==> inputs of run Y <==
## eth_rx
module eth_rx (
    input wire i_clk,
    input wire i_reset,
    input wire [31:0] i_xver_rx_data,
    output logic [31:0] m00_axis_tdata,
    output logic [3:0] m00_axis_tkeep,
    output logic m00_axis_tvalid,
    output logic m00_axis_tlast,
    output logic m00_axis_tuser
);
Settings: LEC_CHECK=0, ABC_AREA=1, CAP_MARGIN=20, CORE_MARGIN=2, CORE_UTILIZATION=72, CTS_CLUSTER_DIAMETER=321, CTS_CLUSTER_SIZE=98, SLEW_MARGIN=20, TNS_END_PERCENT=10; clock period 3.3 ns.
run.sh (not shown) runs the stock make flow with config.mk's settings and CLKGATE_MAP_FILE=.
==> inputs of run R, as changes to run Y <==
==> flow/config.mk (replaced) <==
export PLATFORM = sky130hd
export DESIGN_NAME = eth_rx
export DESIGN_NICKNAME = eth_rx
export VERILOG_FILES = /design/flow/design.v
export SDC_FILE = /design/flow/constraint.sdc
export NUM_CORES = 4
export LEC_CHECK = 0
export CAP_MARGIN = 20
export CORE_MARGIN = 2
export CORE_UTILIZATION = 33
export SLEW_MARGIN = 20
==> flow/constraint.sdc (replaced) <==
create_clock -name core_clock -period 8.65 [get_ports {i_clk}]
set_input_delay 1.7300 -clock core_clock [delete_from_list [all_inputs] [get_ports {i_clk}]]
set_output_delay 1.7300 -clock core_clock [all_outputs]
set_load 0.01 [all_outputs]
==> inputs of run Z, as changes to run Y <==
--- a/flow/config.mk
+++ b/flow/config.mk
@@ -9,7 +9,10 @@
 export CAP_MARGIN = 20
+export CELL_PAD_IN_SITES_DETAIL_PLACEMENT = 0
 export CORE_MARGIN = 2
-export CORE_UTILIZATION = 72
-export CTS_CLUSTER_DIAMETER = 321
-export CTS_CLUSTER_SIZE = 98
+export CORE_UTILIZATION = 58
+export CTS_CLUSTER_SIZE = 15
+export GPL_TIMING_DRIVEN = 1
+export HOLD_SLACK_MARGIN = 0.25
+export PLACE_DENSITY_LB_ADDON = 0.06
+export SETUP_SLACK_MARGIN = -0.25
 export SLEW_MARGIN = 20
-export TNS_END_PERCENT = 10
==> flow/constraint.sdc (replaced) <==
create_clock -name core_clock -period 3.5 [get_ports {i_clk}]
set_input_delay 0.7000 -clock core_clock [delete_from_list [all_inputs] [get_ports {i_clk}]]
set_output_delay 0.7000 -clock core_clock [all_outputs]
set_load 0.01 [all_outputs]
==> results <==
Run Z completed and failed the layout checks on setup timing. Run Y died in global routing (5_1_grt), error GRT-0116. Run R completed without violations.
In run Z the fmax is higher than in run R, by 51%.
Against run R, the die area of run Z is smaller by 44%.
In run Z the via count is larger than in run R, by 35%.
Between run R and run Z, the lower register-to-register slack is in run Z (gap 2.6 ns).
Clock power: run R is lower than run Z (60%).
Against run Z, the utilization of run R is lower by 41 points.
Cell count: run R is lower than run Z (21%).
Between run R and run Z, the lower total power is in run R (gap about 66%, measured against run Z).
In flip-flop count, run R and run Z do not differ.
==> figures <==
metric                                                                                   run R                  run Z                     run Y
Core Footprint                                                                      111000 µm²              61500 µm²                 49200 µm²
Total internal power                                                                   4450 µW               12000 µW                         -
Status                                                                          finished clean        failed layout checks    stopped before the end
Failing step                                                                                 -                      -  global routing (5_1_grt)
Reasons for failing layout checks                                                            -           setup timing                         -
Share of the yosys chip area belonging to registers                                      0.234                  0.240                     0.240
Startpoint of the tightest hold check path                         u_decoder.internal_orxd[53]  u_lock_state.state[4]                         -
Worst path required time                                                               9.20 ns                4.09 ns                         -
Chip area                                                                           114000 µm²              64000 µm²                 51800 µm²
Fraction of post-synthesis cell area in the top cell type by area                        0.234                  0.240                     0.240
IR Drop Worst-Case VDD                                                                  146 µV                 462 µV                         -
Max Fanout on Critical Path                                                                 22                      5                         -
Total Negative Setup Slacks                                                               0 ns              -33.93 ns                         -
Signal buf overhead                                                                     0.0339                  0.163                         -
Area of the mapped netlist                                                           36800 µm²              36000 µm²                 36000 µm²
Hold violation total from the final report                                                   0                      0                         -
Synthesis area per yosys                                                             36800 µm²              36000 µm²                 36000 µm²
Cells after synthesis                                                                     4754                   6159                      6159
Highest Signal Layer                                                                      met5                   met5                         -
Total setup violations reported at the end of the flow                                       0                     56                         -
DRC Markers                                                                                  0                      0                         -
Final-layout worst hold slack                                                         0.454 ns               0.406 ns                         -
Power figures rest on the tool's default switching activity, not on a simulated workload.
